job 2219:
Design cpu_top_pipeline, start of the top module:
module cpu_top_pipeline (
    input wire clk,
    input wire rst,
    output wire [7:0]  imem_addr,
    input  wire [15:0] imem_data,
    output wire [7:0]  dmem_addr,
    output wire [15:0] dmem_wdata,
    output wire        dmem_we,
    input  wire [15:0] dmem_rdata,
    output wire        halted
);
clock: 5.5 ns
lec_check: 0
abc_area: 1
cap_margin: 30
cell_pad_in_sites_detail_placement: 2
core_margin: 2
core_utilization: 40
cts_cluster_size: 96
gpl_timing_driven: 0
setup_slack_margin: 0.43
slew_margin: 20
run.sh (not shown) runs the stock make flow with config.mk's settings and CLKGATE_MAP_FILE=.
Status job 2219: flow complete, layout not clean - negative setup slack
## Diff of input files: job 6216 against job 2219
Settings: CORE_UTILIZATION now 64, was 40; ABC_AREA no longer set, was 1; CTS_CLUSTER_SIZE no longer set, was 96; PLACE_DENSITY now 0.6, previously not set; GPL_TIMING_DRIVEN no longer set, was 0; CAP_MARGIN now 20, was 30; SETUP_SLACK_MARGIN no longer set, was 0.43; CELL_PAD_IN_SITES_DETAIL_PLACEMENT no longer set, was 2; the clock period (ns, I/O delays scaled along) now 4.4, was 5.5.
==> results <==
Nothing crashed in job 6216 and all stages finished; the problem is that the final layout failed, the offending checks being negative setup slack.
Job 6216 vs job 2219: total cell area at the placement stage down in job 6216
Top logic cell family in the synthesized netlist: simple AND/OR/NAND/NOR gates -> job 2219, AND-OR/OR-AND gates -> job 6216
Taking job 2219 as 1.0, job 6216 lands at 0.45 on wire length.
In job 6216, the combinational share of cell area came out 2.2 points above the value in job 2219.
The inputs of job 5088 differ from those of job 6216 as listed below.
Settings: CORE_UTILIZATION: 64 -> 45; the clock period (ns, I/O delays scaled along): 4.4 -> 5.31.
The area figure in the yosys stat output was comparable across job 6216 and job 5088. Compared with job 6216, total cell area at the placement stage in job 5088 decreased by a few percent. For synthesized area divided by synthesized cell count, job 6216 and job 5088 come out practically identical. Clock latency at the later pin of the worst-skew pair: job 5088 > job 6216. The final layout from job 5088, which completed every stage, passed the timing, design-rule and antenna checks at the end of the flow. On worst setup slack for register-to-register paths: between job 6216 and job 5088, it ends up lower for job 6216.
The following lists how job 131 was set up differently from job 5088:
Settings: CTS_CLUSTER_SIZE: unset -> 41; SETUP_SLACK_MARGIN: unset -> 0.87; CORE_UTILIZATION: 45 -> 61; PLACE_DENSITY: 0.6 -> unset; the clock period (ns, I/O delays scaled along): 5.31 -> 3.01.
Findings:
- What the final checks of job 131 revealed, after a flow that finished every stage, was a layout that fails on negative setup slack.
- Changes observed in job 131 relative to job 5088: number of gates resized after cts higher, wire length went up by 15%.
- Maximum operating frequency across job 5088 and job 131: no real change.
- Global-route wire length before repair, job 131 vs job 5088: up by more than 10%
- Between job 5088 and job 131, post-layout utilization of the core is lower for job 5088, job 131 comes in above that.
- Timing startpoint of the critical path = u_mem_wb.rd[0]: job 5088; timing startpoint of the critical path = u_ex1_ex2.ex2_rd[3]: job 131

---

Starting RTL as in the previous note.
## cpu_top_pipeline
module cpu_top_pipeline (
    input wire clk,
    input wire rst,
    output wire [7:0]  imem_addr,
    input  wire [15:0] imem_data,
    output wire [7:0]  dmem_addr,
    output wire [15:0] dmem_wdata,
    output wire        dmem_we,
    input  wire [15:0] dmem_rdata,
    output wire        halted
);
==> flow/config.mk <==
export PLATFORM = sky130hd
export DESIGN_NAME = cpu_top_pipeline
export DESIGN_NICKNAME = cpu_top_pipeline
export VERILOG_FILES = /design/flow/design.v
export SDC_FILE = /design/flow/constraint.sdc
export NUM_CORES = 4
export LEC_CHECK = 0
export ABC_AREA = 1
export CAP_MARGIN = 0
export CORE_ASPECT_RATIO = 1.05
export CORE_MARGIN = 2
export CORE_UTILIZATION = 71
export CTS_CLUSTER_SIZE = 14
export GPL_ROUTABILITY_DRIVEN = 1
export MAX_ROUTING_LAYER = met5
export PLACE_DENSITY_LB_ADDON = 0.27
export SLEW_MARGIN = 40
==> flow/constraint.sdc <==
create_clock -name core_clock -period 3.22 [get_ports {clk}]
set_input_delay 0.6440 -clock core_clock [delete_from_list [all_inputs] [get_ports {clk}]]
set_output_delay 0.6440 -clock core_clock [all_outputs]
set_load 0.01 [all_outputs]
The starting point did not get past 5_1_grt (GRT-0232).
==> next run, changes <==
CAP_MARGIN = 20   (was 0)
CORE_ASPECT_RATIO = unset   (was 1.05)
CORE_UTILIZATION = 65   (was 71)
CTS_CLUSTER_SIZE = unset   (was 14)
GPL_ROUTABILITY_DRIVEN = unset   (was 1)
MAX_ROUTING_LAYER = unset   (was met5)
PLACE_DENSITY_LB_ADDON = unset   (was 0.27)
SLEW_MARGIN = 20   (was 40)
clock period = 2.95 ns   (was 3.22 ns; I/O delays follow)
After rerunning: Now the flow finished but failed the layout checks on setup timing; synthesized cell count stays the same; synthesized area does not change; die area goes up by 9.0%.
==> next run, changes <==
CAP_MARGIN = 0   (was 20)
CORE_UTILIZATION = 71   (was 65)
PLACE_DENSITY = 0.8   (was unset)
SETUP_SLACK_MARGIN = -0.23   (was unset)
clock period = 3.75 ns   (was 2.95 ns; I/O delays follow)
The changed run reached the layout checks and failed them: setup timing.
Register-to-register slack gains 650 ps.
Routed wire length is lower by a few percent.
Cell area is lower by a little under a tenth.
Clock-buffer cell count is higher by 6.
Die area is lower by a little under a tenth.
Setup slack gains 650 ps.
Global-route usage is higher by 3.9 points.
==> next run, changes <==
ABC_AREA = unset   (was 1)
CORE_UTILIZATION = 72   (was 71)
CTS_CLUSTER_SIZE = 30   (was unset)
PLACE_DENSITY = 0.78   (was 0.8)
SETUP_SLACK_MARGIN = unset   (was -0.23)
clock period = 4.34 ns   (was 3.75 ns; I/O delays follow)
=>
- The changed run reached the layout checks and failed them: setup timing
- sequential share of layout area came out higher by 1.3 points
- setup slack degrades by 270 ps
- global-route usage falls by 2.7 points
- via count shrinks by 13%
- sequential cell count stays the same
==> next run, changes <==
ABC_AREA = 1   (was unset)
CTS_CLUSTER_DIAMETER = 373   (was unset)
CTS_CLUSTER_SIZE = unset   (was 30)
clock period = 3.73 ns   (was 4.34 ns; I/O delays follow)
The changed run ran to the end with violations: setup timing.
Setup slack gains 150 ps.
Synthesized cell count grows by a quarter to a third.
Sequential cell count stays the same.
Worst hold slack hardly moves.
Wire length grows by a little under a tenth.
==> next run, changes <==
ABC_AREA = unset   (was 1)
CAP_MARGIN = 20   (was 0)
CORE_UTILIZATION = 40   (was 72)
CTS_CLUSTER_DIAMETER = unset   (was 373)
PLACE_DENSITY = 0.6   (was 0.78)
clock period = 5.5 ns   (was 3.73 ns; I/O delays follow)
=> With this change the flow went through all stages and came out clean. Flip-flop count stays the same. Utilization shrinks by 39 points. Worst setup slack is better by 760 ps.

---

Starting RTL as in the previous note.
clock: 5.2 ns
lec_check: 0
abc_area: 1
cap_margin: 0
core_aspect_ratio: 1.65
core_margin: 2
core_utilization: 27
cts_cluster_size: 59
gpl_routability_driven: 1
max_routing_layer: met5
place_density_lb_addon: 0.21
slew_margin: 0
The baseline passed the timing, design-rule and antenna checks.
Next try:
--- a/flow/config.mk
+++ b/flow/config.mk
@@ -8 +7,0 @@
-export ABC_AREA = 1
@@ -13 +11,0 @@
-export CTS_CLUSTER_SIZE = 59
Result:
- worst setup slack loses 470 ps
- area after synthesis fell by 6.6%
- wire length fell by 5.9%
- final cell count fell by 18%
- non-clock buffer count rose by 115

---

Setup of run A:
Starting RTL as in the previous note.
clock: 5.2 ns
lec_check: 0
abc_area: 1
cap_margin: 30
core_aspect_ratio: 1.65
core_margin: 8
core_utilization: 27
cts_cluster_size: 59
gpl_routability_driven: 1
gpl_timing_driven: 0
hold_slack_margin: 0.25
max_routing_layer: met5
place_density_lb_addon: 0.21
slew_margin: 30
tns_end_percent: 90
Per the final summary, run A finished and its layout is clean on timing, DRC and antenna.
## Diff of input files: run B against run A
Settings: SLEW_MARGIN changed from 30 to 20; PLACE_DENSITY newly set to 0.6; CAP_MARGIN changed from 30 to 20; PLACE_DENSITY_LB_ADDON removed (was 0.21); GPL_TIMING_DRIVEN removed (was 0); GPL_ROUTABILITY_DRIVEN removed (was 1); CORE_ASPECT_RATIO removed (was 1.65); HOLD_SLACK_MARGIN removed (was 0.25); CORE_MARGIN changed from 8 to 2; MAX_ROUTING_LAYER removed (was met5); CORE_UTILIZATION changed from 27 to 72; CTS_CLUSTER_SIZE removed (was 59); TNS_END_PERCENT removed (was 90); the clock period (ns, I/O delays scaled along) changed from 5.2 to 4.61.
Run B: all stages complete, timing, DRC and antenna checks passed. Minimum clock period, run B and run A, lower one = run B. Against run A as the reference, run B delivers a higher largest net degree at the start of global routing. Delta(cell area after layout, run B - run A) < 0.
diff inputs: run B => run C
Settings: PLACE_DENSITY now 0.75, was 0.6; CAP_MARGIN now 0, was 20; SETUP_SLACK_MARGIN now -0.39, previously not set; the clock period (ns, I/O delays scaled along) now 3.79, was 4.61.
==> comparison <==
- The flow for run C finished, though final verification flagged setup timing.
- Run C: maximum fanout count along the critical path is 15 lower than what run B reported.
- The lower length of the first detailed-routing pass in iterations came out of run C.
- Run C has relative area change from synthesis to final layout above what run B had.
- Changes observed in run C relative to run B: logic share of the area decreased 0.98 points, number of cells in the finished layout apart from fillers rose by 108.
#### Input delta (run D over run C)
Settings: CTS_CLUSTER_SIZE newly set to 36; SETUP_SLACK_MARGIN changed from -0.39 to 0.8; the clock period (ns, I/O delays scaled along) changed from 3.79 to 3.04.
Findings:
- Run D got as far as global routing, where a tool error ended the run.
- Going from run C to run D, total of cells resized after clock tree synthesis increased 193; chip area in the Yosys report essentially unchanged; HPWL reported at the end of detailed placement increased 5.8%.
- Reported for run C and run D, fraction of registers with async set or reset after synthesis turned out identical to the last digit.
- Going from run C to run D, the final RePlAce weighted congestion was found to have gone up by about 8%.
- Diff run D..run C | die size | unchanged
- Fraction of the mapped netlist area in compound gates: run C vs run D identical
- Between run C and run D, placement-stage cell area is higher for run D, run C comes in under that.
- Run D vs. run C: post-CTS setup-driven buffer insertion count has increased, simple-gate area share of the yosys netlist was more or less identical.
## Diff of input files: run E against run D
Settings: CAP_MARGIN changed from 0 to 20; CTS_CLUSTER_SIZE removed (was 36); SETUP_SLACK_MARGIN removed (was 0.8); PLACE_DENSITY removed (was 0.75); CORE_UTILIZATION changed from 72 to 58; ABC_AREA removed (was 1); the clock period (ns, I/O delays scaled along) changed from 3.04 to 3.01.
## What came out
- The flow ran to completion for all of run D and run E but run D, which stopped partway.
- Finished, but not clean: run E, with setup timing.
- Taking run D as the reference, in run E core footprint increased by 16% relative to the old numbers; post-synthesis cell area decreased by 1700 µm² relative to the old numbers; post-synthesis adder-cell area fraction increased by 0.22 points relative to the old numbers.

---

cpu_top_pipeline again, from the RTL that the note above started with.
export LEC_CHECK = 0
export ABC_AREA = 1
export CAP_MARGIN = 35
export CELL_PAD_IN_SITES_GLOBAL_PLACEMENT = 2
export CORE_MARGIN = 5
export CORE_UTILIZATION = 17
export CTS_CLUSTER_DIAMETER = 258
export MIN_ROUTING_LAYER = met1
export SETUP_SLACK_MARGIN = 0.92
export SLEW_MARGIN = 10
create_clock -name core_clock -period 4.78 [get_ports {clk}]
Change:
- CAP_MARGIN: 35 -> 20
- CELL_PAD_IN_SITES_GLOBAL_PLACEMENT: 2 -> default
- CORE_MARGIN: 5 -> 2
- CORE_UTILIZATION: 17 -> 71
- CTS_CLUSTER_DIAMETER: 258 -> default
- MIN_ROUTING_LAYER: met1 -> default
- PLACE_DENSITY: default -> 0.8
- SETUP_SLACK_MARGIN: 0.92 -> -0.19
- SLEW_MARGIN: 10 -> 20
- clock period: 4.78 -> 3.77 ns (I/O delays scaled with it)
Now the flow produced a layout that fails on setup timing. Count of clock-buffer cells in the layout fell by 18. Via count rose by about a fifth. Wire length fell by roughly a tenth. Setup slack is worse by 1.3 ns. Final cell count fell by a quarter to a third. Design area fell by a little under a tenth.
Change:
- ABC_AREA: 1 -> default
- CORE_UTILIZATION: 71 -> 40
- PLACE_DENSITY: 0.8 -> 0.6
- SETUP_SLACK_MARGIN: -0.19 -> default
- clock period: 3.77 -> 5.31 ns (I/O delays scaled with it)
=>
- The changed run passed the timing, design-rule and antenna checks
- core utilization decreases by 37 points
- maximum frequency decreases by 21%
Change:
- CORE_UTILIZATION: 40 -> 64
- PLACE_DENSITY: 0.6 -> default
- SETUP_SLACK_MARGIN: default -> 0.97
- clock period: 5.31 -> 3.7 ns (I/O delays scaled with it)
What happened:
- The new run ran to the end with violations: setup timing
- final cell count goes down by about 0.9%
- via count grows by about 12%
- worst hold slack hardly moves
- die size came out lower by 37%
- setup slack is worse by 1.3 ns
- core utilization increases by 36 points
- area after synthesis is unchanged

---

cpu_top_pipeline again, from the RTL that the note above started with.
==> flow/config.mk <==
export PLATFORM = sky130hd
export DESIGN_NAME = cpu_top_pipeline
export DESIGN_NICKNAME = cpu_top_pipeline
export VERILOG_FILES = /design/flow/design.v
export SDC_FILE = /design/flow/constraint.sdc
export NUM_CORES = 4
export LEC_CHECK = 0
export CAP_MARGIN = 20
export CELL_PAD_IN_SITES_DETAIL_PLACEMENT = 1
export CELL_PAD_IN_SITES_GLOBAL_PLACEMENT = 3
export CORE_MARGIN = 9
export CORE_UTILIZATION = 28
export CTS_CLUSTER_DIAMETER = 99
export GPL_ROUTABILITY_DRIVEN = 0
export PLACE_DENSITY_LB_ADDON = 0.16
export SLEW_MARGIN = 20
==> flow/constraint.sdc <==
create_clock -name core_clock -period 5.5 [get_ports {clk}]
set_input_delay 1.1000 -clock core_clock [delete_from_list [all_inputs] [get_ports {clk}]]
set_output_delay 1.1000 -clock core_clock [all_outputs]
set_load 0.01 [all_outputs]
The starting point produced a clean layout.
==> next run, changes <==
==> flow/config.mk (replaced) <==
export PLATFORM = sky130hd
export DESIGN_NAME = cpu_top_pipeline
export DESIGN_NICKNAME = cpu_top_pipeline
export VERILOG_FILES = /design/flow/design.v
export SDC_FILE = /design/flow/constraint.sdc
export NUM_CORES = 4
export LEC_CHECK = 0
export ABC_AREA = 1
export CAP_MARGIN = 20
export CORE_MARGIN = 2
export CORE_UTILIZATION = 71
export PLACE_DENSITY = 0.8
export SETUP_SLACK_MARGIN = 0.71
export SLEW_MARGIN = 20
Clock-buffer cell count falls by 18.
Die size is lower by 61%.
Via count is higher by 22%.
Synthesized area went up by 7.0%.
Sequential share of layout area went up by 0.42 points.
Register-to-register slack is better by 640 ps.
Worst setup slack improved by 640 ps.
Routed wire length is lower by 13%.
Final cell count increases by 3.1%.

---

Starting RTL as in the previous note.
Settings: LEC_CHECK=0, ABC_AREA=1, CAP_MARGIN=0, CORE_ASPECT_RATIO=1.05, CORE_MARGIN=2, CORE_UTILIZATION=71, CTS_CLUSTER_DIAMETER=228, GPL_ROUTABILITY_DRIVEN=1, MAX_ROUTING_LAYER=met5, PLACE_DENSITY_LB_ADDON=0.27, SLEW_MARGIN=40; clock period 3.42 ns.
The starting point never finished: it broke off in 5_1_grt with GRT-0232.
Change:
Settings changed: CORE_ASPECT_RATIO 1.05 to not set, CORE_UTILIZATION 71 to 67, CTS_CLUSTER_DIAMETER 228 to 373, GPL_ROUTABILITY_DRIVEN 1 to not set, MAX_ROUTING_LAYER met5 to not set, PLACE_DENSITY_LB_ADDON 0.27 to not set, SLEW_MARGIN 40 to 20.
Clock period 3.42 ns to 2.95 ns, I/O delays scaled along.
The new run finished but failed the layout checks on setup timing.
Die size came out higher by 5.8%.
Area after synthesis does not change.
Synthesized cell count is unchanged.
Change:
Settings changed: CORE_UTILIZATION 67 to 71, CTS_CLUSTER_DIAMETER 373 to not set, CTS_CLUSTER_SIZE set to 50, PLACE_DENSITY set to 0.8, SETUP_SLACK_MARGIN set to 1.01.
Clock period 2.95 ns to 3.77 ns, I/O delays scaled along.
Result:
- The changed run completed, yet does not pass: setup timing
- global-route usage rose by 2.7 points
- die size fell by a few percent
- register-to-register slack gains 60 ps
- setup slack gains 58 ps
- sequential share of layout area rose by 1.4 points
- synthesized area does not change
- design area fell by a few percent
